### flow/config.mk
export PLATFORM = sky130hd
export DESIGN_NAME = master_ahb
export DESIGN_NICKNAME = master_ahb
export VERILOG_FILES = /design/flow/design.v
export SDC_FILE = /design/flow/constraint.sdc
export NUM_CORES = 4
export LEC_CHECK = 0
export CAP_MARGIN = 40
export CELL_PAD_IN_SITES_DETAIL_PLACEMENT = 0
export CORE_MARGIN = 2
export CORE_UTILIZATION = 71
export CTS_CLUSTER_SIZE = 51
export MAX_ROUTING_LAYER = met5
export SETUP_SLACK_MARGIN = -0.12
export SLEW_MARGIN = 30
export TNS_END_PERCENT = 100
### flow/constraint.sdc
create_clock -name core_clock -period 2.24 [get_ports {clk_master}]
set_input_delay 0.4480 -clock core_clock [delete_from_list [all_inputs] [get_ports {clk_master}]]
set_output_delay 0.4480 -clock core_clock [all_outputs]
set_load 0.01 [all_outputs]
### flow/design.v
`timescale 1ns/1ps
module master_ahb(
  input  logic        clk_master,
  input  logic        rst_master,
  input  logic        HREADY,          
  input  logic [31:0] HRDATA,          
  input  logic [31:0] data_top,
  input  logic        write_top,       
  input  logic [3:0]  beat_length,     
  input  logic        enb,             
  input  logic [31:0] addr_top,
  input  logic        wrap_enb,        
  output logic [31:0] HADDR,
  output logic        HWRITE,
  output logic [2:0]  HSIZE,
  output logic [31:0] HWDATA,
  output logic [2:0]  HBURST,
  output logic [1:0]  HTRANS,
  output logic fifo_empty,
  output logic fifo_full
);
  typedef enum logic [2:0] {
    S_IDLE                = 3'b000,
    S_WRITE_ADDR          = 3'b001,
    S_WRITE_DATA          = 3'b010
  } state_t;
  state_t present_state, next_state;
  logic [31:0] addr_internal;
  logic [3:0]  count;         
  logic [3:0]  wr_ptr;
  logic [3:0]  rd_ptr;
  localparam int MEM_DEPTH = 16;
  logic [31:0] mem [0:MEM_DEPTH-1];
  logic next_HWRITE;
  logic [2:0] next_HSIZE;                
  logic [31:0] next_HWDATA;
  logic [2:0] next_HBURST;
  logic [1:0] next_HTRANS;
  logic [4:0] fifo_count;  
  logic push, pop;
  assign push = write_top && (fifo_count < MEM_DEPTH);
  assign pop  = (present_state == S_WRITE_DATA) && HREADY &&
                (HBURST == 3'b011 || HBURST == 3'b000) && (fifo_count > 0);
  assign fifo_empty = (fifo_count == 0);
  assign fifo_full  = (fifo_count >= MEM_DEPTH-1);  
  always_ff @(posedge clk_master or posedge rst_master) begin
    if (rst_master) begin
      wr_ptr        <= 4'd0;
      rd_ptr        <= 4'd0;
      addr_internal <= 32'h0;
      count         <= 4'd0;
      present_state <= S_IDLE;
      HWRITE        <= 1'b0;
      HSIZE         <= 3'b010;
      HWDATA        <= 32'h0;
      HBURST        <= 3'b000;
      HTRANS        <= 2'b00;
      fifo_count    <= 5'd0;
      for (int i = 0; i < MEM_DEPTH; i = i + 1) mem[i] <= 32'h0;
    end else begin
      if (push) begin
        mem[wr_ptr] <= data_top;
        wr_ptr <= wr_ptr + 1'b1;
      end
      if (pop) begin
        rd_ptr <= rd_ptr + 1'b1;
      end
      if (push && !pop)
        fifo_count <= fifo_count + 1'b1;
      else if (pop && !push)
        fifo_count <= fifo_count - 1'b1;
      present_state <= next_state;
      HWRITE <= next_HWRITE;
      HSIZE  <= next_HSIZE;
      HWDATA <= next_HWDATA;
      HBURST <= next_HBURST;
      HTRANS <= next_HTRANS;
      if (present_state == S_IDLE && next_state == S_WRITE_ADDR) begin
        addr_internal <= addr_top;
        count <= 4'd0;
      end
      if (present_state == S_WRITE_DATA && HREADY) begin
        if (HBURST == 3'b011) begin  
          count <= count + 1'b1;
          if (!wrap_enb) begin
            addr_internal <= addr_internal + 32'h4;
          end else begin
            if (addr_internal[3:0] == 4'hC)  
              addr_internal <= addr_internal - 32'hC;  
            else
              addr_internal <= addr_internal + 32'h4;
          end
        end else if (HBURST == 3'b000) begin  
          count <= 4'd0;  
        end
      end
    end
  end
  always_comb begin
    next_state    = present_state;
    next_HWRITE   = 1'b0;
    next_HSIZE    = 3'b010;
    next_HWDATA   = 32'h0;                 
    next_HBURST   = 3'b000;
    next_HTRANS   = 2'b00;
    case (present_state)
      S_IDLE: begin
        if (enb && HREADY && (fifo_count > 0)) begin
          if (beat_length == 1 && !wrap_enb) begin
            next_HWRITE = 1'b1;
            next_HBURST = 3'b000;  
            next_state = S_WRITE_ADDR;
          end else if (beat_length == 4) begin
            next_HWRITE = 1'b1;
            next_HBURST = 3'b011;  
            next_state = S_WRITE_ADDR;
          end
        end
      end
      S_WRITE_ADDR: begin
        next_HWRITE = 1'b1;
        next_HSIZE  = 3'b010;   
        next_HBURST = HBURST;   
        next_HTRANS = 2'b10;    
        next_state = S_WRITE_DATA;
      end
      S_WRITE_DATA: begin
        next_HWRITE = 1'b1;
        next_HSIZE  = 3'b010;
        next_HBURST = HBURST;   
        if (HBURST == 3'b000) begin
          if (fifo_count > 0)
            next_HWDATA = mem[rd_ptr];   
          else
            next_HWDATA = data_top;
          next_HTRANS = 2'b10;
          if (HREADY) next_state = S_IDLE;
        end
        else if (HBURST == 3'b011) begin
          if (fifo_count > 0) begin
            next_HWDATA = mem[rd_ptr];
          end else begin
            next_HWDATA = 32'h0;  
          end
          next_HTRANS = 2'b11;  
          if ((count == 4'd3) && HREADY) next_state = S_IDLE;
        end
      end
      default: next_state = S_IDLE;
    endcase
  end
  assign HADDR = addr_internal;
endmodule
### flow/run.sh
#!/bin/bash
# the make line also repeats each setting of config.mk as NAME=value (left out here)
make -C /OpenROAD-flow-scripts/flow DESIGN_CONFIG=/design/flow/config.mk WORK_HOME=/design/flow/orfs CLKGATE_MAP_FILE= finish
==> results of run 1 <==
==> layout make-up <==
type / instances / area (um2)
well taps: 511 / 639.4
clock inverters: 33 / 404.1
repair buffers: 448 / 4557
diodes: 2 / 5.005
multi-input cells: 1377 / 11980
fillers: 1388 / 3423
clock buffers: 76 / 1662
flip-flops and latches: 600 / 15020
inverters: 12 / 58.81
==> layer usage <==
metal	vias up	global-route usage (%)
met5	-	0
met4	0	33.21
met3	617	12.07
met2	1914	73.19
met1	11232	59.84
li1	8715	-
==> per-stage QoR <==
step / hold slack, ns / instance area [um2] / utilization (%) / std cells / power [W]
floorplan: 0.4682 / 27420 / - / 2180 / 0.02313
global placement: 0.4815 / 31690 / 83.92 / 2932 / 0.02504
detailed placement: 0.4887 / 31690 / 83.92 / 2932 / 0.02601
CTS: 0.08815 / 33920 / 89.84 / 3048 / 0.03712
global route: 0.1120 / 34330 / 90.92 / 3057 / 0.03919
finish: 0.09154 / 34330 / 90.93 / 3059 / 0.03795
==> timing repair <==
action	CTS	global route
hold endpoints to repair	0	0
pin swaps	13	21
endpoints found under the setup margin	44	62
gates resized	34	78
setup buffers	6	7
cloned	2	3
==> flow_summary.toml, run 1 <==
# yosys + openroad results
[clock_network]
numClockSinks = 600
cts_buffers = 58
cts_root_buffer = "clkbuf_16"
htreeDepth = 2
clkTransAtPathRegs_ns = 0.06
hold_buffers = 0
cts.path.max_buffers = 3
insertion_delay_ns = 0.65
cts_tree = "built"

[floorplanning]
die_x_um = 200.2
core-area_um2 = 37760
fp.dieArea_um2 = 40090
ios = 181
std_cell_rows = 71
die_y_um = 200.2
fp_util_pct = 72.41

[setup_path]
r2r_start = "fifo_count[1]"
cp-startpoint = "fifo_count[1]"
path_delay_family = "simple AND/OR/NAND/NOR gates"
slowest_stage = "or4_4"
crit_fanout = 4
cp.buffers_inverters = 2
crit_path_start_kind = "flop"
cp.required_ns = 2.76
crit_cells = 12
cp_cell_sequence = "or4_4 > or2_4 > and3_4 > inv_4 > ha_4 > inv_4 > fa_2 > a21o_1 > a21oi_2 > xnor2_1 > nor2_1 > xor2_1"
r2r_cells = 12
crit_path_frequent_cell = "inv_4"
setup.worst_path.class = "flop to flop"
critPathArrivalTime_ns = 3.28
ff2ff_setup_slack_ns = -0.52
worstReg2RegEnd = "fifo_count[4]"
cpPeakStageDelay_ns = 0.54
crit_path_end = "fifo_count[4]"
endpoint_kind = "flop"

[logic_synthesis]
logic_family = "multiplexers"
edf_count = 0
ys_sh_simple_pct = 6.773
synth_area_per_cell_um2 = 12.55
ys_ff = 600
synth_cell_types = 76
netlist_top_cells_count = "599 x dfrtp_1, 531 x mux2_2, 133 x nand2_1"
top_cells_by_area = "dfrtp_1 55%, mux2_2 22%, a22oi_1 2.7%"
ys_cells = 2178
compound_area_share_pct = 11.08
mux_share_pct = 22.92
netlist_area_um2 = 27340
yosys.area.top_type = "dfrtp_1"
yosys_warnings = 2
top_cell = "dfrtp_1"
adder_share_pct = 0.7140
synth_seq_share_pct = 54.92
yosys-stat-area_um2 = 27340
synthArstFlopShare_pct = 100.0
ff_type = "dfrtp_1"
syn_inst = 2178
synth.top_cell.area_share_pct = 54.83
synth-xor-area-share_pct = 0.4485

[sta]
finalClockSkew_ns = 0.03167
slew_headroom_pct = 56.59
finalCritPeriodShare_pct = 123.1
worst_slack_ns = -0.5175
rsz0062_at_grt = "yes"
hold_viol = 0
setup_tns_ns = -9.765
tightest_slew_ns = 0.6491
slew_viol_final = 0
setup_violations = 73
max_freq_mhz = 362.6
min_period_ns = 2.758

[global_routing]
grt_max_degree = 59
grt_pass1_vias = 23643
track_usage_pct = 47.65
grt_pass1_wl_um = 143800
gr-total-overflow = 0
antenna_found_initial = 2

[routing]
drt_iter0_markers = 2705
wirelength_um = 97270
wl_met3_um = 12500
antenna_left = 0
route.detailed.drc = 0
wl_met2_um = 43980
dr.pass1.iters = 7
routed.top_layer = "met4"
avgViaCountPerCell = 7.348
drt-wirelength-per-cell_um = 31.80
vias = 22478
wirelength_met1_um = 32690

[power]
seqPwrFrac_pct = 47.6
power.switching_w = 0.01121
p_int_w = 0.02675
seq_cell_power_w = 0.0181
power_leader = "registers"
switching_share_pct = 29.53
pwr-share-clk_pct = 28.0
leakagePower_nw = 15.84
clk-power_w = 0.0106
pwr-share-comb_pct = 24.4
irDropWorstVdd_v = 0.001023
power_density_nw_per_um2 = 1106
p_comb_w = 0.00926

[placement]
portBuffers = 144
hpwlAfterDp_um = 57750
routabilityCongestion = 0.9045
place_ws_ns = -0.5465

[outcome]
violations = "negative setup slack"
status = "complete, but fails checks"

[job]
max-cap-violations = 0
warnings = 69

[worst_hold_path]
hold_class = "input pin to async pin"

[finish]
nets = 2618
syn_to_final_growth_pct = 25.58
==> inputs of run 2 (changes only) <==
Settings changed: CAP_MARGIN 40 to 20, CELL_PAD_IN_SITES_DETAIL_PLACEMENT 0 to default, CORE_UTILIZATION 71 to 58, CTS_CLUSTER_SIZE 51 to default, MAX_ROUTING_LAYER met5 to default, SETUP_SLACK_MARGIN -0.12 to default, SLEW_MARGIN 30 to 20, TNS_END_PERCENT 100 to default.
Clock period 2.24 ns to 2.57 ns, I/O delays scaled along.
==> run 2 against run 1 <==
Still fails the layout checks on negative setup slack; sequential share of layout area rose by 1.3 points; count of clock-buffer cells in the layout rose by 23; combinational power fell by about 20%; clock skew fell by 0.0078 ns; core utilization fell by 19 points; power fell by 17%; final cell count rose by 0.59%; die area rose by 22%; global-route usage fell by 13 points; sequential cell count did not move; register-to-register slack improved by 0.28 ns.
==> flow_summary.toml, run 2 <==
# yosys + openroad results
[power]
seqPwrFrac_pct = 48.3
power.switching_w = 0.008504
irDropWorstVdd_v = 0.0007498
power_leader = "registers"
clk-power_w = 0.00895
pwr-share-clk_pct = 28.4
p_int_w = 0.02306
switching_share_pct = 26.94
seq_cell_power_w = 0.0152
power_density_nw_per_um2 = 946.0
leakagePower_nw = 15.32
pwr-share-comb_pct = 23.4
p_comb_w = 0.00738

[floorplanning]
core-area_um2 = 46560
fp_util_pct = 58.72
die_x_um = 221.1
die_y_um = 221.1
ios = 181
std_cell_rows = 79
fp.dieArea_um2 = 48890

[logic_synthesis]
yosys_warnings = 2
yosys-stat-area_um2 = 27340
ys_cells = 2178
edf_count = 0
netlist_top_cells_count = "599 x dfrtp_1, 531 x mux2_2, 133 x nand2_1"
compound_area_share_pct = 11.08
top_cells_by_area = "dfrtp_1 55%, mux2_2 22%, a22oi_1 2.7%"
synth_cell_types = 76
syn_inst = 2178
synth_seq_share_pct = 54.92
logic_family = "multiplexers"
ff_type = "dfrtp_1"
synthArstFlopShare_pct = 100.0
ys_sh_simple_pct = 6.773
synth-xor-area-share_pct = 0.4485
top_cell = "dfrtp_1"
synth.top_cell.area_share_pct = 54.83
mux_share_pct = 22.92
yosys.area.top_type = "dfrtp_1"
ys_ff = 600
adder_share_pct = 0.7140
netlist_area_um2 = 27340
synth_area_per_cell_um2 = 12.55

[sta]
finalClockSkew_ns = 0.02383
slew_viol_final = 0
rsz0062_at_grt = "yes"
min_period_ns = 2.812
whs_ns = 0.3998
worst_slack_ns = -0.2417
hold_viol = 0
setup_violations = 4
finalCritPeriodShare_pct = 109.4
slew_headroom_pct = 56.54
tightest_slew_ns = 0.6498
max_freq_mhz = 355.7

[routing]
wirelength_um = 85700
drt_iter0_markers = 1839
antenna_left = 0
vias = 20249
dr.pass1.iters = 6
avgViaCountPerCell = 6.581
drt-wirelength-per-cell_um = 27.85
route.detailed.drc = 0

[global_routing]
grt_pass1_wl_um = 129600
gr-total-overflow = 0
grt_max_degree = 113
antenna_found_initial = 2
grt_pass1_vias = 20595
track_usage_pct = 34.95

[placement]
place_ws_ns = -0.2700
hpwlAfterDp_um = 54470
portBuffers = 144
routabilityCongestion = 0.8891

[worst_hold_path]
hold_class = "input pin to async pin"

[setup_path]
cp.required_ns = 3.07
path_delay_family = "simple AND/OR/NAND/NOR gates"
crit_path_end = "fifo_count[4]"
cp-startpoint = "fifo_count[3]"
endpoint_kind = "flop"
cp_cell_sequence = "or4_4 > or2_4 > buf_6 > and3_4 > inv_2 > ha_4 > inv_4 > fa_2 > a21o_1 > a21oi_2 > xnor2_1 > nor2_1 > xor2_1"
setup.worst_path.class = "flop to flop"
crit_path_start_kind = "flop"
cpPeakStageDelay_ns = 0.53
cp.buffers_inverters = 3
ff2ff_setup_slack_ns = -0.24
crit_cells = 13
slowest_stage = "or4_4"
crit_fanout = 4
r2r_cells = 13
worstReg2RegEnd = "fifo_count[4]"
r2r_start = "fifo_count[3]"
critPathArrivalTime_ns = 3.32

[outcome]
violations = "negative setup slack"
status = "complete, but fails checks"

[finish]
nets = 2544
syn_to_final_growth_pct = 22.06
nFillCells = 3267

[clock_network]
htreeDepth = 2
numClockSinks = 600
cts.path.max_buffers = 3
cts_root_buffer = "clkbuf_16"
cts_tree = "built"
insertion_delay_ns = 0.64
clkTransAtPathRegs_ns = 0.06
cts_buffers = 61
hold_buffers = 0

[job]
warnings = 71
max-cap-violations = 0
run 2: layout make-up:
cell class | instances | area (um2) | share of cell area, %
antenna | 1 | 2.502 | 0.007499
clock buffer | 99 | 1881 | 5.636
clock inverter | 10 | 136.4 | 0.4087
inverter | 12 | 52.55 | 0.1575
multi-input combinational | 1374 | 11700 | 35.07
sequential | 600 | 15020 | 45.01
tap | 607 | 759.5 | 2.276
timing repair buffer | 374 | 3815 | 11.43
run 2: layer usage:
metal  GRT usage, %  part of all wire, %  up-vias
met4          13.05                  4.0        2
met2          56.66                   47      890
met5              0                0.013        -
met3          5.125                  7.8      211
li1               -                    -     8546
met1          48.14                   41    10600
run 2: through the flow:
| step | util, % | TNS [ns] | instance area [um2] | total power, W | std cells |
|---|---|---|---|---|---|
| CTS | 71.08 | -0.5461 | 33090 | 0.03142 | 3068 |
| global placement | 66.43 | -4.522 | 30930 | 0.02172 | 2950 |
| global route | 71.67 | -1.040 | 33370 | 0.03309 | 3077 |
| finish | 71.67 | -0.5942 | 33370 | 0.03157 | 3077 |
| detailed placement | 66.43 | -6.173 | 30930 | 0.02233 | 2950 |
| floorplan | - | -3674.07 | 27380 | 0.02013 | 2180 |
run 2: timing repair:
item	in CTS	in global routing
gates resized	21	53
gates cloned	1	1
pin swaps	10	21
buffers inserted	8	9
setup endpoints to repair	7	17
==> inputs of run 3 (changes only) <==
Settings changed: ABC_AREA from default to 1, CAP_MARGIN 20 to 30, CELL_PAD_IN_SITES_DETAIL_PLACEMENT from default to 2, CELL_PAD_IN_SITES_GLOBAL_PLACEMENT from default to 3, CORE_MARGIN 2 to 5, CORE_UTILIZATION 58 to 20, CTS_CLUSTER_DIAMETER from default to 127, GPL_ROUTABILITY_DRIVEN from default to 0, GPL_TIMING_DRIVEN from default to 1, HOLD_SLACK_MARGIN from default to 0.29, MAX_ROUTING_LAYER from default to met4, MIN_ROUTING_LAYER from default to met2, SETUP_SLACK_MARGIN from default to 0.06, SLEW_MARGIN 20 to 10, TNS_END_PERCENT from default to 25.
Clock period 2.57 ns to 2.93 ns, I/O delays scaled along.
==> run 3 against run 2 <==
The run now finishes clean; global-route usage decreased by 9.0 points; final cell count increased by 86%; clock power increased by about 20%; count of clock-buffer cells in the layout increased by 23; sequential share of layout area decreased by 3.2 points; wire length increased by 47%; synthesized cell count increased by 66%; power increased by 18%; sequential power decreased by 8%; clock skew increased by 0.0061 ns; cell area increased by 7.6%; critical path type is now flop to output pin; largest cell class unchanged.
==> flow_summary.toml, run 3 <==
# yosys + openroad results
[floorplanning]
ios = 181
fp.dieArea_um2 = 149400
fp_util_pct = 20.07
die_y_um = 386.5
core-area_um2 = 141200
die_x_um = 386.5
std_cell_rows = 138

[worst_hold_path]
holdPathEnd = "addr_internal[0]"
whs_path_depth = 3
hp-start = "addr_top[0]"
hold_class = "input pin to flop"

[logic_synthesis]
yosys-stat-area_um2 = 28350
synth_cell_types = 43
synth-xor-area-share_pct = 0.2780
netlist_area_um2 = 28350
synth_seq_share_pct = 52.96
yosys_warnings = 2
syn_inst = 3606
ys_ff = 600
mux_share_pct = 0
ff_type = "dfrtp_1"
top_cell = "nand2_1"
adder_share_pct = 0.6885
ys_cells = 3606
yosys.area.top_type = "dfrtp_1"
synthArstFlopShare_pct = 100.0
compound_area_share_pct = 14.59
synth.top_cell.area_share_pct = 52.87
netlist_top_cells_count = "1168 x nand2_1, 599 x dfrtp_1, 504 x o21ai_0"
edf_count = 0
synth_area_per_cell_um2 = 7.862
ys_sh_simple_pct = 24.20
top_cells_by_area = "dfrtp_1 53%, nand2_1 15%, o21ai_0 8.9%"
logic_family = "simple AND/OR/NAND/NOR gates"

[placement]
dp.cells = 5585
portBuffers = 144
hpwlAfterDp_um = 81120

[power]
switching_share_pct = 39.64
seq_cell_power_w = 0.0140
power_density_nw_per_um2 = 1039
p_int_w = 0.02253
p_comb_w = 0.0128
irDropWorstVdd_v = 0.0004730
seqPwrFrac_pct = 37.4
power_leader = "registers"
power.switching_w = 0.01479
pwr-share-clk_pct = 28.3
clk-power_w = 0.0106
pwr-share-comb_pct = 34.3
leakagePower_nw = 16.57

[global_routing]
antenna_found_initial = 1
grt_pass1_vias = 40551
grt_max_degree = 65
grt_pass1_wl_um = 185800
gr-total-overflow = 0
track_usage_pct = 25.91

[routing]
antenna_left = 0
route.detailed.drc = 0
avgViaCountPerCell = 6.030
drt-wirelength-per-cell_um = 21.99
wirelength_um = 126200
dr.pass1.iters = 7
drt_iter0_markers = 2698
vias = 34590

[setup_path]
crit_cells = 3
crit_path_start_kind = "flop"
r2r_cells = 13
cp.required_ns = 2.34
cp-startpoint = "fifo_count[0]"
setup.worst_path.class = "flop to output pin"
endpoint_kind = "output pin"
cpPeakStageDelay_ns = 0.59
crit_fanout = 5
worstReg2RegEnd = "HWDATA[28]"
cp_cell_sequence = "nand3_1 > o21ai_1 > clkdlybuf4s50_1"
path_delay_family = "buffers and inverters"
ff2ff_setup_slack_ns = 0.27
slowest_stage = "clkdlybuf4s50_1"
crit_path_end = "fifo_full"
cp.buffers_inverters = 1
r2r_start = "rd_ptr[1]"
critPathArrivalTime_ns = 2.10

[sta]
tightest_slew_ns = 0.9140
slew_viol_final = 0
slew_headroom_pct = 38.94
hold_viol = 0
min_period_ns = 2.681
whs_ns = 0.4731
max_freq_mhz = 372.9
finalCritPeriodShare_pct = 91.52
setup_violations = 0
setup_tns_ns = 0
rsz0062_at_grt = "yes"
finalClockSkew_ns = 0.02992

[job]
warnings = 67
max-cap-violations = 0

[clock_network]
clkTransAtPathRegs_ns = 0.06
cts_tree = "built"
cts_root_buffer = "clkbuf_16"
cts_buffers = 80
cts.path.max_buffers = 3
htreeDepth = 3
numClockSinks = 600
insertion_delay_ns = 0.68

[finish]
nets = 3900
finish.utilization_pct = 25.43
syn_to_final_growth_pct = 26.69
finalNonFillerCells = 5736

[outcome]
status = "complete, no violations"
==> run 3: cell type report <==
type                            instances  area [um2]
Fill cell                           16217      105300
Antenna cell                            8       20.02
Timing Repair Buffer                  300        3299
Clock inverter                         19       261.5
Sequential cell                       600       15020
Clock buffer                          122        2477
Inverter                              276        1042
Multi-Input combinational cell       2521       11440
Tap cell                             1890        2365
==> run 3: per-stage QoR <==
stage          setup WS (ns)  power (W)  area [um2]
4_1_cts              0.02011    0.03755       35860
3_3_place_gp         0.02734    0.02637       33100
6_report              0.2486    0.03733       35920
2_1_floorplan         -5.838    0.02131       28360
3_5_place_dp         0.05911    0.02682       33100
5_1_grt              0.04480    0.04025       35910
==> run 3: repair_timing <==
action                                  in CTS  in global routing
gates cloned                                 0                  0
resized                                      5                  5
endpoints found under the setup margin       2                  4
hold buffers                                 0                  0
buffers inserted                             1                  0
pin swaps                                    1                  0
==> run 3: layer usage <==
layer	part of all wire, %	global-route usage (%)	vias to the layer above
li1	-	-	11739
met1	0	-	12480
met2	55	30.22	10072
met3	43	34.69	299
met4	2.6	3.051	0
met5	0	-	-
==> inputs of run 4 (changes only) <==
Settings changed: CAP_MARGIN 30 to 20, CELL_PAD_IN_SITES_DETAIL_PLACEMENT 2 to default, CORE_UTILIZATION 20 to 40, CTS_CLUSTER_DIAMETER 127 to default, CTS_CLUSTER_SIZE from default to 86, GPL_TIMING_DRIVEN 1 to 0, HOLD_SLACK_MARGIN 0.29 to 0.02, MAX_ROUTING_LAYER met4 to default, SETUP_SLACK_MARGIN 0.06 to default, SLEW_MARGIN 10 to 20, TNS_END_PERCENT 25 to 85.
Clock period 2.93 ns to 3.79 ns, I/O delays scaled along.
==> run 4 against run 3 <==
Combinational power down about 20%; core utilization increased by 23 points; sequential cell count stayed put; die area shrank 49%; worst setup slack gained 0.017 ns; register-to-register slack better by 0.06 ns; still clean; synthesized cell count unchanged; worst hold slack lost 0.0045 ns; sequential share of layout area up 2.6 points; wire length increased by 3.0%.
==> flow_summary.toml, run 4 <==
# yosys + openroad results
[setup_path]
slowest_stage = "clkbuf_1"
ff2ff_setup_slack_ns = 0.33
r2r_cells = 7
crit_path_start_kind = "input pin"
r2r_start = "fifo_count[4]"
crit_cells = 7
crit_fanout = 10
crit_path_end = "mem[4][24]"
path_delay_family = "buffers and inverters"
cp-startpoint = "write_top"
setup.worst_path.class = "input pin to flop"
cp_cell_sequence = "clkdlybuf4s50_1 > nand2_1 > nor2_1 > inv_1 > nor2_2 > clkbuf_1 > o21ai_0"
critPathArrivalTime_ns = 3.99
cp.buffers_inverters = 3
endpoint_kind = "flop"
cp.required_ns = 4.25
cpPeakStageDelay_ns = 1.00
worstReg2RegEnd = "mem[4][24]"

[floorplanning]
fp_util_pct = 40.41
std_cell_rows = 97
die_y_um = 276.2
die_x_um = 276.2
fp.dieArea_um2 = 76300
core-area_um2 = 70150
ios = 181

[logic_synthesis]
yosys_warnings = 2
yosys-stat-area_um2 = 28350
mux_share_pct = 0
synthArstFlopShare_pct = 100.0
ys_sh_simple_pct = 24.20
top_cells_by_area = "dfrtp_1 53%, nand2_1 15%, o21ai_0 8.9%"
yosys.area.top_type = "dfrtp_1"
ys_cells = 3606
synth_seq_share_pct = 52.96
synth.top_cell.area_share_pct = 52.87
top_cell = "nand2_1"
synth_area_per_cell_um2 = 7.862
netlist_top_cells_count = "1168 x nand2_1, 599 x dfrtp_1, 504 x o21ai_0"
synth_cell_types = 43
logic_family = "simple AND/OR/NAND/NOR gates"
compound_area_share_pct = 14.59
syn_inst = 3606
adder_share_pct = 0.6885
ys_ff = 600
ff_type = "dfrtp_1"
synth-xor-area-share_pct = 0.2780
edf_count = 0
netlist_area_um2 = 28350

[outcome]
status = "complete, no violations"

[routing]
antenna_left = 0
route.detailed.drc = 0
drt_iter0_markers = 9023
wirelength_um = 130000
drt-wirelength-per-cell_um = 26.73
dr.pass1.iters = 14
vias = 36852
avgViaCountPerCell = 7.578

[sta]
finalCritPeriodShare_pct = 92.99
slew_headroom_pct = 14.77
setup_violations = 0
tightest_slew_ns = 1.278
finalClockSkew_ns = 0.03195
max_freq_mhz = 283.7
whs_ns = 0.4686
slew_viol_final = 0
hold_viol = 0
min_period_ns = 3.524
rsz0062_at_grt = "no"

[global_routing]
grt_pass1_wl_um = 185600
track_usage_pct = 48.85
antenna_found_initial = 0
grt_pass1_vias = 39269
grt_max_degree = 35
gr-total-overflow = 0

[finish]
nFillCells = 7047
finish.utilization_pct = 48.20
flop_area_um2 = 15020
comb_area_um2 = 11290
syn_to_final_growth_pct = 19.25
nets = 3967

[power]
power_leader = "registers"
p_comb_w = 0.0102
power_density_nw_per_um2 = 834.2
irDropWorstVdd_v = 0.0004083
seqPwrFrac_pct = 38.0
seq_cell_power_w = 0.0107
power.switching_w = 0.01181
leakagePower_nw = 16.16
pwr-share-clk_pct = 25.7
pwr-share-comb_pct = 36.3
p_int_w = 0.01640
switching_share_pct = 41.86
clk-power_w = 0.00725

[clock_network]
cts_buffers = 72
cts_resized = 0
cts_tree = "built"
clkTransAtPathRegs_ns = 0.06
cts_root_buffer = "clkbuf_16"
numClockSinks = 600
insertion_delay_ns = 0.65
htreeDepth = 3
cts.path.max_buffers = 3
postCtsSetupRepairBufs = 0
hold_buffers = 0

[worst_hold_path]
holdPathEnd = "addr_internal[29]"
hold_class = "input pin to flop"
hp-start = "wrap_enb"
whs_path_depth = 3

[placement]
hpwlAfterDp_um = 85740
portBuffers = 142

[job]
warnings = 67
max-cap-violations = 0
run 4: per-stage QoR:
stage / cells / TNS (ns) / area [um2] / total power [W] / setup WS (ns)
2_1_floorplan: 3608 / -3087.94 / 28360 / 0.01647 / -5.150
3_3_place_gp: 4690 / -5585.27 / 30960 / 0.01997 / -9.446
3_5_place_dp: 4711 / 0 / 31400 / 0.02023 / 0.03094
4_1_cts: 4842 / 0 / 33750 / 0.02731 / 0.3293
5_1_grt: 4843 / 0 / 33760 / 0.02945 / 0.2749
6_report: 4863 / 0 / 33810 / 0.02820 / 0.2656
run 4: routing by layer:
metal,global-route usage (%),part of all wire [%],vias to the layer above
met4,16.83,13,67
li1,-,-,11886
met3,64.82,41,1460
met5,29.33,1.4,-
met1,-,0,12695
met2,54.69,44,10744
run 4: cell type report:
class	instances	share of cell area (%)
Sequential cell	600	44.41
Multi-Input combinational cell	2521	33.39
Clock buffer	110	6.262
Timing Repair Buffer	164	5.525
Tap cell	940	3.479
Inverter	276	3.083
Buffer	211	3.016
Clock inverter	21	0.6846
Antenna cell	20	0.1480
==> inputs of run 5 (changes only) <==
Settings changed: ABC_AREA 1 to default, CELL_PAD_IN_SITES_DETAIL_PLACEMENT from default to 0, CELL_PAD_IN_SITES_GLOBAL_PLACEMENT 3 to default, CORE_ASPECT_RATIO from default to 0.88, CORE_MARGIN 5 to 2, CORE_UTILIZATION 40 to 72, CTS_CLUSTER_SIZE 86 to 36, GPL_ROUTABILITY_DRIVEN 0 to default, GPL_TIMING_DRIVEN 0 to default, HOLD_SLACK_MARGIN 0.02 to default, MAX_ROUTING_LAYER from default to met5, MIN_ROUTING_LAYER met2 to default, PLACE_DENSITY_LB_ADDON from default to 0.0, SETUP_SLACK_MARGIN from default to 1.1, SLEW_MARGIN 20 to 30, TNS_END_PERCENT 85 to 100.
Clock period 3.79 ns to 4.3 ns, I/O delays scaled along.
==> run 5 against run 4 <==
Worst setup slack gained 0.88 ns; sequential power shrank about 10%; combinational power is about 60% lower; final cell count decreased by 43%; synthesized area decreased by 3.6%; core utilization increased by 36 points; clock power decreased by 32%; first-iteration DRC count fell by 71%; largest cell class unchanged.
==> flow_summary.toml, run 5 <==
# yosys + openroad results
[power]
switching_share_pct = 27.79
pwr-share-comb_pct = 22.4
clk-power_w = 0.00495
pwr-share-clk_pct = 27.2
p_comb_w = 0.00409
power_leader = "registers"
leakagePower_nw = 14.23
seqPwrFrac_pct = 50.4
seq_cell_power_w = 0.00919
irDropWorstVdd_v = 0.0005748
power.switching_w = 0.005069
p_int_w = 0.01317
power_density_nw_per_um2 = 584.0

[logic_synthesis]
top_cells_by_area = "dfrtp_1 55%, mux2_2 22%, a22oi_1 2.7%"
synth-xor-area-share_pct = 0.4485
yosys-stat-area_um2 = 27340
ys_cells = 2178
ff_type = "dfrtp_1"
netlist_top_cells_count = "599 x dfrtp_1, 531 x mux2_2, 133 x nand2_1"
netlist_area_um2 = 27340
synth.top_cell.area_share_pct = 54.83
syn_inst = 2178
adder_share_pct = 0.7140
synthArstFlopShare_pct = 100.0
synth_area_per_cell_um2 = 12.55
yosys.area.top_type = "dfrtp_1"
ys_ff = 600
top_cell = "dfrtp_1"
edf_count = 0
synth_seq_share_pct = 54.92
yosys_warnings = 2
compound_area_share_pct = 11.08
logic_family = "multiplexers"
synth_cell_types = 76
mux_share_pct = 22.92
ys_sh_simple_pct = 6.773

[global_routing]
met3_usage_pct = 8.869
gr-usage-met1_pct = 58.33
top_usage_layer = "met2"
antenna_found_initial = 0
met2_usage_pct = 65.09
grt_pass1_vias = 20458
grt_pass1_wl_um = 124500
track_usage_pct = 42.16
gr-total-overflow = 0
grt_max_degree = 127

[clock_network]
insertion_delay_ns = 0.62
clkTransAtPathRegs_ns = 0.07
htreeDepth = 2
cts.path.max_buffers = 3
cts_root_buffer = "clkbuf_16"
cts_buffers = 57
numClockSinks = 600
cts_tree = "built"

[sta]
setup_violations = 0
worst_slack_ns = 1.150
whs_ns = 0.5012
slew_headroom_pct = 26.93
rsz0062_at_grt = "yes"
finalClockSkew_ns = 0.01331
setup_tns_ns = 0
finalCritPeriodShare_pct = 73.25
hold_viol = 0
max_freq_mhz = 317.5
min_period_ns = 3.150
slew_viol_final = 0
tightest_slew_ns = 1.096

[floorplanning]
std_cell_rows = 66
fp.dieArea_um2 = 39550
die_y_um = 186.8
die_x_um = 211.7
fp_util_pct = 73.57
ios = 181
core-area_um2 = 37160

[job]
max-cap-violations = 0
warnings = 71

[setup_path]
cp-startpoint = "rd_ptr[3]"
worstReg2RegEnd = "HWDATA[16]"
crit_path_frequent_cell = "buf_4"
cpPeakStageDelay_ns = 0.65
crit_cells = 9
cp_cell_sequence = "buf_4 > nor2b_1 > buf_4 > and2_2 > buf_4 > a22oi_1 > nand4_1 > o221ai_1 > a21boi_0"
cp.buffers_inverters = 3
crit_path_start_kind = "flop"
cp.required_ns = 4.79
ff2ff_setup_slack_ns = 1.15
crit_path_end = "HWDATA[16]"
crit_fanout = 22
setup.worst_path.class = "flop to flop"
endpoint_kind = "flop"
slowest_stage = "dfrtp_4"
r2r_start = "rd_ptr[3]"
path_delay_family = "buffers and inverters"
r2r_cells = 9
critPathArrivalTime_ns = 3.64

[routing]
dr.pass1.iters = 8
drt-wirelength-per-cell_um = 29.36
drt_iter0_markers = 2660
antenna_left = 0
route.detailed.drc = 0
vias = 20043
avgViaCountPerCell = 7.184
antenna_cells = 0
wirelength_um = 81910

[finish]
syn_to_final_growth_pct = 14.23
finalNonFillerCells = 2790
post-route-cell-area_um2 = 31230
nets = 2391

[placement]
dpl-instance-area_um2 = 29320
place_ws_ns = 0.8508
dp.cells = 2683
routabilityCongestion = 0.8948
hpwlAfterDp_um = 47100
portBuffers = 144

[worst_hold_path]
hp-start = "mem[0][10]"
whs_path_depth = 1
holdPathEnd = "mem[0][10]"
hold_class = "flop to flop"

[outcome]
status = "complete, no violations"
-- run 5: timing repair --
action	in CTS	in global routing
setup endpoints to repair	3	16
pin swaps	1	0
setup buffers	1	2
gates cloned	1	0
gates resized	9	11
hold buffers	0	0
hold endpoints to repair	0	0
-- run 5: per-stage QoR --
stage	util [%]	total power, W
6_report	84.04	0.01824
5_1_grt	84.04	0.01905
4_1_cts	83.97	0.01815
3_5_place_dp	78.89	0.01316
3_3_place_gp	78.89	0.01271
2_1_floorplan	-	0.01200
-- run 5: final cells by class --
cell class / instances / area, um2
timing repair buffer: 225 / 2186
clock buffer: 89 / 1708
clock inverter: 14 / 112.6
inverter: 12 / 50.05
fill: 1987 / 5932
multi-input combinational: 1374 / 11550
sequential: 600 / 15020
tap: 476 / 595.6
-- run 5: metal layers --
layer	up-vias	share of wire (%)
li1	8232	-
met1	10277	39
met2	1234	47
met3	300	10
met4	0	4.4
met5	-	0
==> inputs of run 6 (changes only) <==
Settings changed: ABC_AREA from default to 1, CELL_PAD_IN_SITES_DETAIL_PLACEMENT 0 to default, CORE_ASPECT_RATIO 0.88 to default, CORE_MARGIN 2 to 5, CORE_UTILIZATION 72 to 40, CTS_CLUSTER_SIZE 36 to default, GPL_ROUTABILITY_DRIVEN from default to 0, MAX_ROUTING_LAYER met5 to default, MIN_ROUTING_LAYER from default to met2, PLACE_DENSITY_LB_ADDON 0.0 to default, SETUP_SLACK_MARGIN 1.1 to default, SLEW_MARGIN 30 to 20, TNS_END_PERCENT 100 to 85.
Clock period 4.3 ns to 5.0 ns, I/O delays scaled along.
==> run 6 against run 5 <==
Now fails the layout checks on design-rule violations; synthesized area increased by 3.7%; register-to-register slack better by 0.07 ns; die area grew 93%; critical path depth fell by 4; clock power rose by 5.1%; global-route usage shrank 7.7 points; clock skew grew 0.012 ns; combinational power is 66% higher; sequential power fell by 11%; sequential share of layout area decreased by 2.5 points; largest cell class unchanged.
==> flow_summary.toml, run 6 <==
# yosys + openroad results
[worst_hold_path]
whs_path_depth = 2
hp-start = "mem[1][21]"
holdPathEnd = "mem[1][21]"
hold_class = "flop to flop"

[logic_synthesis]
yosys-stat-area_um2 = 28350
adder_share_pct = 0.6885
synthArstFlopShare_pct = 100.0
synth_cell_types = 43
mux_share_pct = 0
top_cells_by_area = "dfrtp_1 53%, nand2_1 15%, o21ai_0 8.9%"
synth.top_cell.area_share_pct = 52.87
netlist_area_um2 = 28350
top_cell = "nand2_1"
netlist_top_cells_count = "1168 x nand2_1, 599 x dfrtp_1, 504 x o21ai_0"
compound_area_share_pct = 14.59
edf_count = 0
ys_cells = 3606
yosys.area.top_type = "dfrtp_1"
ff_type = "dfrtp_1"
yosys_warnings = 2
ys_ff = 600
synth_area_per_cell_um2 = 7.862
synth-xor-area-share_pct = 0.2780
syn_inst = 3606
synth_seq_share_pct = 52.96
logic_family = "simple AND/OR/NAND/NOR gates"
ys_sh_simple_pct = 24.20

[setup_path]
slowest_stage = "nand3_2"
path_delay_family = "buffers and inverters"
setup.worst_path.class = "flop to output pin"
cp.required_ns = 4.00
crit_path_start_kind = "flop"
worstReg2RegEnd = "HWDATA[12]"
cpPeakStageDelay_ns = 0.59
endpoint_kind = "output pin"
cp-startpoint = "fifo_count[1]"
r2r_cells = 10
cp_cell_sequence = "nor2_1 > nand3_2 > buf_4 > inv_1 > clkdlybuf4s50_1"
crit_fanout = 17
crit_cells = 5
r2r_start = "rd_ptr[0]"
crit_path_end = "fifo_empty"
ff2ff_setup_slack_ns = 1.22
critPathArrivalTime_ns = 2.94
cp.buffers_inverters = 3

[power]
p_int_w = 0.01220
power_leader = "registers"
leakagePower_nw = 15.68
seq_cell_power_w = 0.00814
power.switching_w = 0.007910
p_comb_w = 0.00677
power_w = 0.02011
seqPwrFrac_pct = 40.5
irDropWorstVdd_v = 0.0003171
clk-power_w = 0.00520
switching_share_pct = 39.33
power_density_nw_per_um2 = 610.5
pwr-share-comb_pct = 33.7
pwr-share-clk_pct = 25.9

[clock_network]
numClockSinks = 600
hold_buffers = 0
cts_buffers = 68
cts_resized = 0
insertion_delay_ns = 0.63
htreeDepth = 3
postCtsSetupRepairBufs = 0
cts.path.max_buffers = 3
cts_tree = "built"
cts_root_buffer = "clkbuf_16"
clkTransAtPathRegs_ns = 0.06

[global_routing]
gr-total-overflow = 0
grt_pass1_vias = 34492
grt_max_degree = 121
track_usage_pct = 34.51
grt_pass1_wl_um = 139300
antenna_found_initial = 0

[floorplanning]
ios = 181
die_x_um = 276.2
fp.dieArea_um2 = 76300
fp_util_pct = 40.41
die_y_um = 276.2
core-area_um2 = 70150
std_cell_rows = 97

[sta]
finalClockSkew_ns = 0.02516
tightest_slew_ns = 1.269
max_freq_mhz = 253.8
setup_tns_ns = 0
finalCritPeriodShare_pct = 78.81
min_period_ns = 3.940
rsz0062_at_grt = "no"
slew_headroom_pct = 15.29
hold_viol = 0
setup_violations = 0
slew_viol_final = 0

[placement]
portBuffers = 144
dpl-instance-area_um2 = 30650
hpwlAfterDp_um = 53240

[routing]
drt-wirelength-per-cell_um = 19.73
dr.pass1.iters = 54
avgViaCountPerCell = 7.317
wirelength_um = 92120
vias = 34161
route.detailed.drc = 2
antenna_left = 0
drt_iter0_markers = 7263

[job]
warnings = 74
max-cap-violations = 0

[finish]
post-route-cell-area_um2 = 32940
syn_to_final_growth_pct = 16.20
nets = 3788

[outcome]
status = "complete, but fails checks"
violations = "design-rule violations"
-- run 6: metal layers --
metal  GRT usage [%]  vias up  share of wire (%)
li1                -    11511                  -
met1               -    12315                  0
met2           41.59     9254                 47
met3           46.68     1063                 42
met4           6.044       18                 11
met5           13.51        -               0.56
-- run 6: metrics by stage --
step	cells	hold WS, ns	util (%)	setup slack (ns)
floorplan	3608	0.4461	-	-4.182
global placement	4537	0.4651	43.69	1.293
detailed placement	4537	0.4729	43.69	1.314
CTS	4660	0.4872	46.93	1.151
global route	4660	0.5016	46.93	0.9913
finish	4669	0.4828	46.96	1.060
-- run 6: cell type report --
class,count,area [um2]
antenna,9,22.52
clock buffer,100,2024
clock inverter,23,250.2
fill,6969,37210
inverter,276,1042
multi-input combinational,2521,11400
sequential,600,15020
tap,940,1176
timing repair buffer,200,2012
==> inputs of run 7 (changes only) <==
Settings changed: ABC_AREA 1 to default, CAP_MARGIN 20 to 0, CELL_PAD_IN_SITES_DETAIL_PLACEMENT from default to 0, CORE_MARGIN 5 to 2, CORE_UTILIZATION 40 to 71, CTS_CLUSTER_DIAMETER from default to 135, CTS_CLUSTER_SIZE from default to 15, GPL_ROUTABILITY_DRIVEN 0 to default, MAX_ROUTING_LAYER from default to met5, MIN_ROUTING_LAYER met2 to default, SETUP_SLACK_MARGIN from default to -0.12, SLEW_MARGIN 20 to 30, TNS_END_PERCENT 85 to 100.
Clock period 5.0 ns to 2.24 ns, I/O delays scaled along.
==> run 7 against run 6 <==
First-iteration DRC count fell by 66%; critical path type is now flop to flop; clock skew barely moved; largest power group unchanged; sequential power rose by 120%; worst setup slack got worse by 1.8 ns; count of clock-buffer cells in the layout fell by 46; the layout fails its checks (negative setup slack); combinational power rose by 38%; core utilization rose by 43 points; highest routed layer unchanged; clock power rose by 43%.
==> flow_summary.toml, run 7 <==
# yosys + openroad results
[setup_path]
cp.buffers_inverters = 3
path_delay_family = "simple AND/OR/NAND/NOR gates"
critPathArrivalTime_ns = 3.44
crit_path_start_kind = "flop"
ff2ff_setup_slack_ns = -0.70
crit_cells = 13
worstReg2RegEnd = "fifo_count[4]"
crit_fanout = 4
cp.required_ns = 2.74
crit_path_end = "fifo_count[4]"
r2r_start = "fifo_count[3]"
cpPeakStageDelay_ns = 0.54
cp-startpoint = "fifo_count[3]"
endpoint_kind = "flop"
setup.worst_path.class = "flop to flop"
slowest_stage = "or4_4"
cp_cell_sequence = "or4_4 > or2_4 > and3_4 > inv_4 > ha_4 > inv_4 > buf_6 > ha_4 > a21o_1 > a21oi_2 > xnor2_1 > nor2_1 > xor2_1"
r2r_cells = 13

[routing]
wl_met2_um = 42260
vias = 21719
drt_iter0_markers = 2479
avgViaCountPerCell = 7.204
antenna_left = 0
drt-wirelength-per-cell_um = 30.68
dr.pass1.iters = 17
routed.top_layer = "met5"
wirelength_met1_um = 32230
wl_met3_um = 10900
route.detailed.drc = 0
wirelength_um = 92510

[sta]
slew_viol_final = 0
tightest_slew_ns = 0.7071
hold_viol = 0
finalCritPeriodShare_pct = 131.2
setup_tns_ns = -15.39
slew_headroom_pct = 52.71
max_freq_mhz = 340.2
worst_slack_ns = -0.6994
setup_violations = 83
rsz0062_at_grt = "yes"
finalClockSkew_ns = 0.02490
min_period_ns = 2.939

[logic_synthesis]
synth_area_per_cell_um2 = 12.55
ys_sh_simple_pct = 6.773
ff_type = "dfrtp_1"
synth_seq_share_pct = 54.92
top_cell = "dfrtp_1"
syn_inst = 2178
edf_count = 0
compound_area_share_pct = 11.08
netlist_area_um2 = 27340
synth_cell_types = 76
synthArstFlopShare_pct = 100.0
logic_family = "multiplexers"
ys_ff = 600
ys_cells = 2178
synth.top_cell.area_share_pct = 54.83
yosys_warnings = 2
adder_share_pct = 0.7140
netlist_top_cells_count = "599 x dfrtp_1, 531 x mux2_2, 133 x nand2_1"
mux_share_pct = 22.92
yosys.area.top_type = "dfrtp_1"
yosys-stat-area_um2 = 27340
top_cells_by_area = "dfrtp_1 55%, mux2_2 22%, a22oi_1 2.7%"
synth-xor-area-share_pct = 0.4485

[power]
seq_cell_power_w = 0.0178
p_int_w = 0.02437
power.switching_w = 0.01022
leakagePower_nw = 15.58
irDropWorstVdd_v = 0.0009972
seqPwrFrac_pct = 51.5
p_comb_w = 0.00933
pwr-share-comb_pct = 27.0
power_leader = "registers"
clk-power_w = 0.00745
switching_share_pct = 29.55
pwr-share-clk_pct = 21.5
power_density_nw_per_um2 = 1023

[clock_network]
numClockSinks = 600
insertion_delay_ns = 0.61
cts_buffers = 45
cts_root_buffer = "clkbuf_16"
cts.path.max_buffers = 3
clkTransAtPathRegs_ns = 0.07
htreeDepth = 2
cts_tree = "built"

[floorplanning]
die_y_um = 200.2
std_cell_rows = 71
fp_util_pct = 72.41
die_x_um = 200.2
core-area_um2 = 37760
ios = 181
fp.dieArea_um2 = 40090

[finish]
finalNonFillerCells = 3015
syn_to_final_growth_pct = 23.72
nFillCells = 1583
post-route-cell-area_um2 = 33820
nets = 2615
flop_area_um2 = 15020
comb_area_um2 = 12130

[global_routing]
antenna_found_initial = 2
track_usage_pct = 44.76
grt_pass1_vias = 22680
grt_pass1_wl_um = 135700
gr-total-overflow = 0
grt_max_degree = 59

[placement]
dpl-instance-area_um2 = 31690
routabilityCongestion = 0.9045
dp.cells = 2932
hpwlAfterDp_um = 57750
portBuffers = 144

[job]
max-cap-violations = 0
warnings = 70

[worst_hold_path]
hold_class = "input pin to async pin"

[outcome]
violations = "negative setup slack"
status = "complete, but fails checks"
==> run 7: repair_timing <==
item,4_1_cts,5_1_grt
cloned,3,2
endpoints found under the setup margin,41,62
pin swaps,25,50
gates resized,69,118
setup buffers,16,12
hold buffers,0,0
==> run 7: cell type report <==
cell class | instances | area share (%)
timing repair buffer | 458 | 14.12
clock buffer | 54 | 3.492
antenna | 2 | 0.01480
multi-input combinational | 1377 | 35.85
inverter | 12 | 0.1739
sequential | 600 | 44.41
tap | 511 | 1.890
clock inverter | 1 | 0.04809
==> run 7: routing by layer <==
layer | vias to the layer above | global-route usage, %
li1 | 8647 | -
met4 | 2 | 30.68
met2 | 1663 | 68.53
met1 | 10866 | 56.76
met3 | 541 | 11.16
met5 | - | 0
==> run 7: through the flow <==
step                hold WS [ns]  worst slack, ns  power (W)  util, %
CTS                       0.1240          -0.6103    0.03378    88.09
global route              0.1486          -0.7223    0.03589    89.58
detailed placement        0.4887          -0.5465    0.02601    83.92
global placement          0.4815          -0.4040    0.02504    83.92
finish                    0.1282          -0.6994    0.03460    89.58
floorplan                 0.4682           -6.390    0.02313        -
==> inputs of run 8 (changes only) <==
Settings changed: CAP_MARGIN 0 to 20, CELL_PAD_IN_SITES_DETAIL_PLACEMENT 0 to default, CORE_UTILIZATION 71 to 66, CTS_CLUSTER_DIAMETER 135 to default, CTS_CLUSTER_SIZE 15 to 90, MAX_ROUTING_LAYER met5 to default, SETUP_SLACK_MARGIN -0.12 to 0.77, SLEW_MARGIN 30 to 20, TNS_END_PERCENT 100 to default.
Clock period 2.24 ns to 2.59 ns, I/O delays scaled along.
==> run 8 against run 7 <==
Combinational power decreased by 4.7%; worst hold slack improved by 0.33 ns; via count rose by 0.66%; largest cell class unchanged; the layout still fails its checks (negative setup slack); sequential share of layout area is 2.3 points lower; first-iteration DRC count rose by 4.7%; critical path type is now flop to output pin.
==> flow_summary.toml, run 8 <==
# yosys + openroad results
[outcome]
status = "complete, but fails checks"
violations = "negative setup slack"

[global_routing]
track_usage_pct = 41.52
grt_max_degree = 90
gr-total-overflow = 0
antenna_found_initial = 2
grt_pass1_vias = 22517
grt_pass1_wl_um = 135500

[setup_path]
path_delay_family = "simple AND/OR/NAND/NOR gates"
cp_cell_sequence = "or4_4 > or2_4 > buf_4 > buf_16 > clkinv_8 > buf_6"
crit_fanout = 3
endpoint_kind = "output pin"
cp.buffers_inverters = 4
cpPeakStageDelay_ns = 0.54
r2r_start = "fifo_count[4]"
r2r_cells = 12
ff2ff_setup_slack_ns = -0.13
crit_path_start_kind = "flop"
slowest_stage = "or4_4"
critPathArrivalTime_ns = 2.26
crit_cells = 6
worstReg2RegEnd = "fifo_count[4]"
cp.required_ns = 2.07
cp-startpoint = "fifo_count[4]"
setup.worst_path.class = "flop to output pin"
crit_path_end = "fifo_empty"

[placement]
dp.cells = 2841
hpwlAfterDp_um = 52580
place_ws_ns = -0.2154
dpl-instance-area_um2 = 30920
routabilityCongestion = 0.8858
portBuffers = 144

[worst_hold_path]
hold_class = "input pin to flop"
holdPathEnd = "addr_internal[1]"
whs_path_depth = 3
hp-start = "addr_top[1]"

[power]
p_comb_w = 0.00889
power_density_nw_per_um2 = 933.2
p_int_w = 0.02378
power_leader = "registers"
leakagePower_nw = 16.68
pwr-share-comb_pct = 26.7
switching_share_pct = 28.67
clk-power_w = 0.00899
power.switching_w = 0.009560
seq_cell_power_w = 0.0155
seqPwrFrac_pct = 46.4
irDropWorstVdd_v = 0.0008725
power_w = 0.03334
pwr-share-clk_pct = 27.0

[logic_synthesis]
mux_share_pct = 22.92
adder_share_pct = 0.7140
synthArstFlopShare_pct = 100.0
top_cell = "dfrtp_1"
synth_seq_share_pct = 54.92
yosys-stat-area_um2 = 27340
synth_cell_types = 76
logic_family = "multiplexers"
synth-xor-area-share_pct = 0.4485
ys_ff = 600
netlist_top_cells_count = "599 x dfrtp_1, 531 x mux2_2, 133 x nand2_1"
edf_count = 0
ys_cells = 2178
compound_area_share_pct = 11.08
synth_area_per_cell_um2 = 12.55
syn_inst = 2178
ys_sh_simple_pct = 6.773
ff_type = "dfrtp_1"
synth.top_cell.area_share_pct = 54.83
yosys.area.top_type = "dfrtp_1"
top_cells_by_area = "dfrtp_1 55%, mux2_2 22%, a22oi_1 2.7%"
yosys_warnings = 2
netlist_area_um2 = 27340

[clock_network]
clkTransAtPathRegs_ns = 0.06
cts_tree = "built"
cts.path.max_buffers = 3
cts_buffers = 59
hold_buffers = 0
cts_root_buffer = "clkbuf_16"
numClockSinks = 600
htreeDepth = 2
insertion_delay_ns = 0.64

[routing]
avgViaCountPerCell = 7.082
antenna_left = 0
wirelength_um = 95820
dr.pass1.iters = 6
drt-wirelength-per-cell_um = 31.04
vias = 21863
route.detailed.drc = 0
drt_iter0_markers = 2596

[sta]
slew_headroom_pct = 52.80
max_freq_mhz = 360.3
min_period_ns = 2.776
finalClockSkew_ns = 0.01660
rsz0062_at_grt = "yes"
setup_violations = 3
finalCritPeriodShare_pct = 107.2
slew_viol_final = 0
hold_viol = 0
worst_slack_ns = -0.1857
tightest_slew_ns = 0.7058

[floorplanning]
fp.dieArea_um2 = 43070
core-area_um2 = 40830
std_cell_rows = 74
die_y_um = 207.5
fp_util_pct = 66.95
ios = 181
die_x_um = 207.5

[finish]
post-route-cell-area_um2 = 35730
finalNonFillerCells = 3087
nets = 2625
syn_to_final_growth_pct = 30.69
finish.utilization_pct = 87.50

[job]
warnings = 69
max-cap-violations = 0
## run 8: routing by layer
| layer | up-vias | global-route usage, % | part of all wire, % |
|---|---|---|---|
| li1 | 8716 | - | - |
| met1 | 11152 | 53.74 | 36 |
| met2 | 1513 | 66.63 | 47 |
| met3 | 480 | 9.319 | 11 |
| met4 | 2 | 20.71 | 6.4 |
| met5 | - | 0 | 0.0094 |
## run 8: area by class of cell
type / count / area, um2
diodes: 3 / 7.507
clock buffers: 89 / 1770
clock inverters: 20 / 252.7
fillers: 1812 / 5104
inverters: 12 / 67.56
multi-input cells: 1379 / 13040
flip-flops and latches: 600 / 15050
well taps: 532 / 665.6
repair buffers: 452 / 4875
## run 8: through the flow
stage	TNS, ns	hold WS [ns]
floorplan	-3664.27	0.4682
global placement	-2.698	0.4811
detailed placement	-4.947	0.4890
CTS	-0.2564	0.4225
global route	-1.056	0.4733
finish	-0.3511	0.4629
## run 8: timing repair
item	CTS	global route
resized	354	136
endpoints found under the setup margin	644	645
setup buffers	91	21
pin swaps	59	24
cloned	9	13
==> inputs of run 9 (changes only) <==
Settings changed: CAP_MARGIN 20 to 0, CORE_ASPECT_RATIO from default to 0.9, CORE_UTILIZATION 66 to 71, CTS_CLUSTER_SIZE 90 to 13, HOLD_SLACK_MARGIN from default to 0.29, SETUP_SLACK_MARGIN 0.77 to -0.13, SLEW_MARGIN 20 to 10.
Clock period 2.59 ns to 2.25 ns, I/O delays scaled along.
==> run 9 against run 8 <==
Power increased by 10%; sequential cell count unchanged; via count about the same; worst setup slack got worse by 0.34 ns; synthesized area unchanged; synthesized cell count unchanged; largest power group unchanged; sequential power increased by 15%; the layout still fails its checks (negative setup slack); clock power increased by 6.5%; critical endpoint is now fifo_count[4].
==> flow_summary.toml, run 9 <==
# yosys + openroad results
[outcome]
status = "complete, but fails checks"
violations = "negative setup slack"

[job]
warnings = 69
max-cap-violations = 0

[floorplanning]
ios = 181
core-area_um2 = 38200
die_x_um = 210.8
die_y_um = 190.2
fp.dieArea_um2 = 40090
fp_util_pct = 71.56
std_cell_rows = 68

[setup_path]
cp.required_ns = 2.76
crit_path_end = "fifo_count[4]"
path_delay_family = "simple AND/OR/NAND/NOR gates"
endpoint_kind = "flop"
slowest_stage = "or4_4"
cpPeakStageDelay_ns = 0.51
cp.buffers_inverters = 3
r2r_cells = 13
cp-startpoint = "fifo_count[0]"
cp_cell_sequence = "or4_4 > or2_4 > and3_4 > inv_4 > ha_4 > inv_4 > buf_4 > ha_4 > a21o_1 > a21oi_2 > xnor2_1 > nor2_1 > xor2_1"
setup.worst_path.class = "flop to flop"
crit_path_start_kind = "flop"
r2r_start = "fifo_count[0]"
crit_fanout = 3
ff2ff_setup_slack_ns = -0.53
critPathArrivalTime_ns = 3.29
worstReg2RegEnd = "fifo_count[4]"
crit_cells = 13

[finish]
nFillCells = 1624
post-route-cell-area_um2 = 33980
nets = 2590
syn_to_final_growth_pct = 24.31

[logic_synthesis]
edf_count = 0
ys_ff = 600
yosys-stat-area_um2 = 27340
netlist_top_cells_count = "599 x dfrtp_1, 531 x mux2_2, 133 x nand2_1"
synth_cell_types = 76
adder_share_pct = 0.7140
yosys.area.top_type = "dfrtp_1"
synth_area_per_cell_um2 = 12.55
ff_type = "dfrtp_1"
yosys_warnings = 2
mux_share_pct = 22.92
logic_family = "multiplexers"
synth_seq_share_pct = 54.92
syn_inst = 2178
compound_area_share_pct = 11.08
top_cells_by_area = "dfrtp_1 55%, mux2_2 22%, a22oi_1 2.7%"
netlist_area_um2 = 27340
top_cell = "dfrtp_1"
synth-xor-area-share_pct = 0.4485
ys_sh_simple_pct = 6.773
synthArstFlopShare_pct = 100.0
synth.top_cell.area_share_pct = 54.83
ys_cells = 2178

[global_routing]
grt_pass1_vias = 22141
antenna_found_initial = 3
grt_max_degree = 80
gr-total-overflow = 0
track_usage_pct = 45.24
grt_pass1_wl_um = 134400

[routing]
antenna_left = 0
dr.pass1.iters = 8
drt_iter0_markers = 2958
vias = 21866
avgViaCountPerCell = 7.289
wirelength_um = 94060
drt-wirelength-per-cell_um = 31.35
route.detailed.drc = 0

[sta]
hold_viol = 0
finalCritPeriodShare_pct = 123.4
max_freq_mhz = 360.3
min_period_ns = 2.776
whs_ns = 0.3743
finalClockSkew_ns = 0.02135
setup_violations = 77
worst_slack_ns = -0.5256
rsz0062_at_grt = "yes"
slew_headroom_pct = 52.94
tightest_slew_ns = 0.7036
setup_tns_ns = -12.78
slew_viol_final = 0

[power]
power.switching_w = 0.01076
power_density_nw_per_um2 = 1080
power_leader = "registers"
seqPwrFrac_pct = 48.7
pwr-share-comb_pct = 25.2
switching_share_pct = 29.33
seq_cell_power_w = 0.0179
p_comb_w = 0.00925
pwr-share-clk_pct = 26.1
p_int_w = 0.02594
clk-power_w = 0.00957
leakagePower_nw = 15.61
irDropWorstVdd_v = 0.001211

[placement]
portBuffers = 144
hpwlAfterDp_um = 54990
routabilityCongestion = 0.9017
dpl-instance-area_um2 = 31220

[clock_network]
numClockSinks = 600
insertion_delay_ns = 0.63
cts_tree = "built"
cts_buffers = 57
clkTransAtPathRegs_ns = 0.06
htreeDepth = 2
cts.path.max_buffers = 3
cts_root_buffer = "clkbuf_16"

[worst_hold_path]
whs_path_depth = 3
hp-start = "addr_top[1]"
holdPathEnd = "addr_internal[1]"
hold_class = "input pin to flop"
-- run 9: area by class of cell --
type | count | area, um2 | share of cell area, %
Timing Repair Buffer | 422 | 4352 | 12.81
Inverter | 12 | 58.81 | 0.1730
Clock buffer | 88 | 1694 | 4.985
Tap cell | 490 | 613.1 | 1.804
Clock inverter | 11 | 118.9 | 0.3498
Multi-Input combinational cell | 1376 | 12120 | 35.68
Sequential cell | 600 | 15020 | 44.20
Antenna cell | 1 | 2.502 | 0.007364
-- run 9: routing by layer --
| metal | wire length, um | part of all wire, % | GRT usage [%] | vias up |
|---|---|---|---|---|
| met3 | 11680 | 12 | 10.33 | 523 |
| li1 | - | - | - | 8634 |
| met4 | 6893 | 7.3 | 25.89 | 8 |
| met1 | 32970 | 35 | 60.04 | 11025 |
| met5 | 57 | 0.061 | 0 | - |
| met2 | 42460 | 45 | 69.50 | 1676 |
-- run 9: repair_timing --
action,CTS,global route
gates cloned,2,3
gates resized,39,129
endpoints found under the hold margin,20,0
hold buffers,1,0
pin swaps,15,50
setup buffers,12,20
setup endpoints to repair,54,52
-- run 9: through the flow --
step,total power [W],cells,setup slack [ns],utilization [%]
3_3_place_gp,0.02480,2873,-0.4781,81.73
3_5_place_dp,0.02571,2873,-0.6049,81.73
2_1_floorplan,0.02303,2180,-6.382,-
4_1_cts,0.03562,2986,-0.4505,87.14
6_report,0.03670,3000,-0.5256,88.96
5_1_grt,0.03797,3000,-0.5710,88.96
==> inputs of run 10 (changes only) <==
Settings changed: ABC_AREA from default to 1, CAP_MARGIN 0 to 30, CELL_PAD_IN_SITES_DETAIL_PLACEMENT from default to 1, CELL_PAD_IN_SITES_GLOBAL_PLACEMENT from default to 3, CORE_ASPECT_RATIO 0.9 to default, CORE_MARGIN 2 to 5, CORE_UTILIZATION 71 to 20, CTS_CLUSTER_DIAMETER from default to 127, CTS_CLUSTER_SIZE 13 to default, GPL_ROUTABILITY_DRIVEN from default to 1, GPL_TIMING_DRIVEN from default to 1, MAX_ROUTING_LAYER from default to met4, MIN_ROUTING_LAYER from default to met1, SETUP_SLACK_MARGIN -0.13 to 0.06, TNS_END_PERCENT from default to 25.
Clock period 2.25 ns to 2.93 ns, I/O delays scaled along.
==> run 10 against run 9 <==
The run now finishes clean; via count is 9.1% higher; wire length grew 25%; clock power grew 2.7%; power shrank 2.1%; synthesized cell count is 66% higher; count of clock-buffer cells in the layout up 44; global-route usage shrank 29 points; largest power group unchanged.
==> flow_summary.toml, run 10 <==
# yosys + openroad results
[setup_path]
crit_path_end = "fifo_full"
path_delay_family = "buffers and inverters"
r2r_start = "rd_ptr[0]"
worstReg2RegEnd = "HWDATA[30]"
r2r_cells = 13
crit_fanout = 5
crit_cells = 3
slowest_stage = "clkdlybuf4s50_1"
cp.required_ns = 2.34
cp_cell_sequence = "nand3_1 > o21ai_1 > clkdlybuf4s50_1"
cp.buffers_inverters = 1
critPathArrivalTime_ns = 2.04
ff2ff_setup_slack_ns = 0.37
cp-startpoint = "fifo_count[0]"
crit_path_start_kind = "flop"
setup.worst_path.class = "flop to output pin"
endpoint_kind = "output pin"
cpPeakStageDelay_ns = 0.60

[logic_synthesis]
synth_cell_types = 43
mux_share_pct = 0
syn_inst = 3606
synth-xor-area-share_pct = 0.2780
ys_cells = 3606
top_cells_by_area = "dfrtp_1 53%, nand2_1 15%, o21ai_0 8.9%"
ys_sh_simple_pct = 24.20
ff_type = "dfrtp_1"
top_cell = "nand2_1"
synth_seq_share_pct = 52.96
yosys.area.top_type = "dfrtp_1"
netlist_area_um2 = 28350
ys_ff = 600
logic_family = "simple AND/OR/NAND/NOR gates"
synthArstFlopShare_pct = 100.0
yosys_warnings = 2
yosys-stat-area_um2 = 28350
adder_share_pct = 0.6885
edf_count = 0
synth_area_per_cell_um2 = 7.862
netlist_top_cells_count = "1168 x nand2_1, 599 x dfrtp_1, 504 x o21ai_0"
synth.top_cell.area_share_pct = 52.87
compound_area_share_pct = 14.59

[power]
irDropWorstVdd_v = 0.0005113
switching_share_pct = 38.59
power_density_nw_per_um2 = 1006
power_leader = "registers"
clk-power_w = 0.00983
leakagePower_nw = 16.49
p_int_w = 0.02207
pwr-share-clk_pct = 27.3
pwr-share-comb_pct = 34.0
seq_cell_power_w = 0.0139
p_comb_w = 0.0122
seqPwrFrac_pct = 38.7
power_w = 0.03594
power.switching_w = 0.01387

[routing]
dr.pass1.iters = 5
avgViaCountPerCell = 4.164
vias = 23862
antenna_left = 0
drt_iter0_markers = 1229
drt-wirelength-per-cell_um = 20.52
antenna_cells = 0
route.detailed.drc = 0
wirelength_um = 117600

[global_routing]
grt_pass1_wl_um = 174600
grt_pass1_vias = 25114
antenna_found_initial = 4
grt_max_degree = 65
track_usage_pct = 16.02
gr-total-overflow = 0

[sta]
slew_headroom_pct = 41.00
tightest_slew_ns = 0.8850
hold_viol = 0
finalCritPeriodShare_pct = 89.77
setup_violations = 0
setup_tns_ns = 0
finalClockSkew_ns = 0.02403
max_freq_mhz = 380.2
slew_viol_final = 0
rsz0062_at_grt = "no"
min_period_ns = 2.630

[placement]
portBuffers = 144
routabilityCongestion = 0.7395
hpwlAfterDp_um = 78010

[job]
warnings = 66
max-cap-violations = 0

[finish]
syn_to_final_growth_pct = 26.02
nets = 3901

[clock_network]
cts_tree = "built"
cts_buffers = 81
numClockSinks = 600
clkTransAtPathRegs_ns = 0.06
hold_buffers = 0
htreeDepth = 3
cts.path.max_buffers = 3
cts_root_buffer = "clkbuf_16"
insertion_delay_ns = 0.66

[floorplanning]
std_cell_rows = 138
fp.dieArea_um2 = 149400
core-area_um2 = 141200
ios = 181
fp_util_pct = 20.07
die_x_um = 386.5
die_y_um = 386.5

[outcome]
status = "complete, no violations"

[worst_hold_path]
hold_class = "input pin to async pin"
## run 10: cell type report
type                       instances  area, um2
inverter                         276       1042
tap                             1890       2365
sequential                       600      15020
multi-input combinational       2521      11410
fill                           16811     105500
timing repair buffer             300       3287
clock inverter                    11      68.82
clock buffer                     132       2534
## run 10: repair_timing
item | 4_1_cts | 5_1_grt
setup buffers | 2 | 0
resized | 5 | 1
pin swaps | 1 | 0
setup endpoints to repair | 2 | 1
cloned | 0 | 0
## run 10: metrics by stage
stage	utilization (%)	cell area [um2]	setup slack [ns]	cells	hold WS, ns
final	25.30	35730	0.2997	5730	0.4803
after global routing	25.30	35730	0.1203	5730	0.4831
after CTS	25.30	35730	0.05126	5730	0.4105
after detailed placement	23.43	33100	0.04992	5585	0.4729
after global placement	23.43	33100	0.02734	5585	0.4656
after floorplan	-	28360	-5.838	3608	0.4461
## run 10: routing by layer
layer	global-route usage [%]	wire, um	vias up
met5	-	0	-
met4	3.099	1559	0
met3	1.878	2821	91
met2	26.74	57020	251
met1	21.14	56160	11722
li1	-	-	11798
Power is estimated from default activity; no workload was simulated.
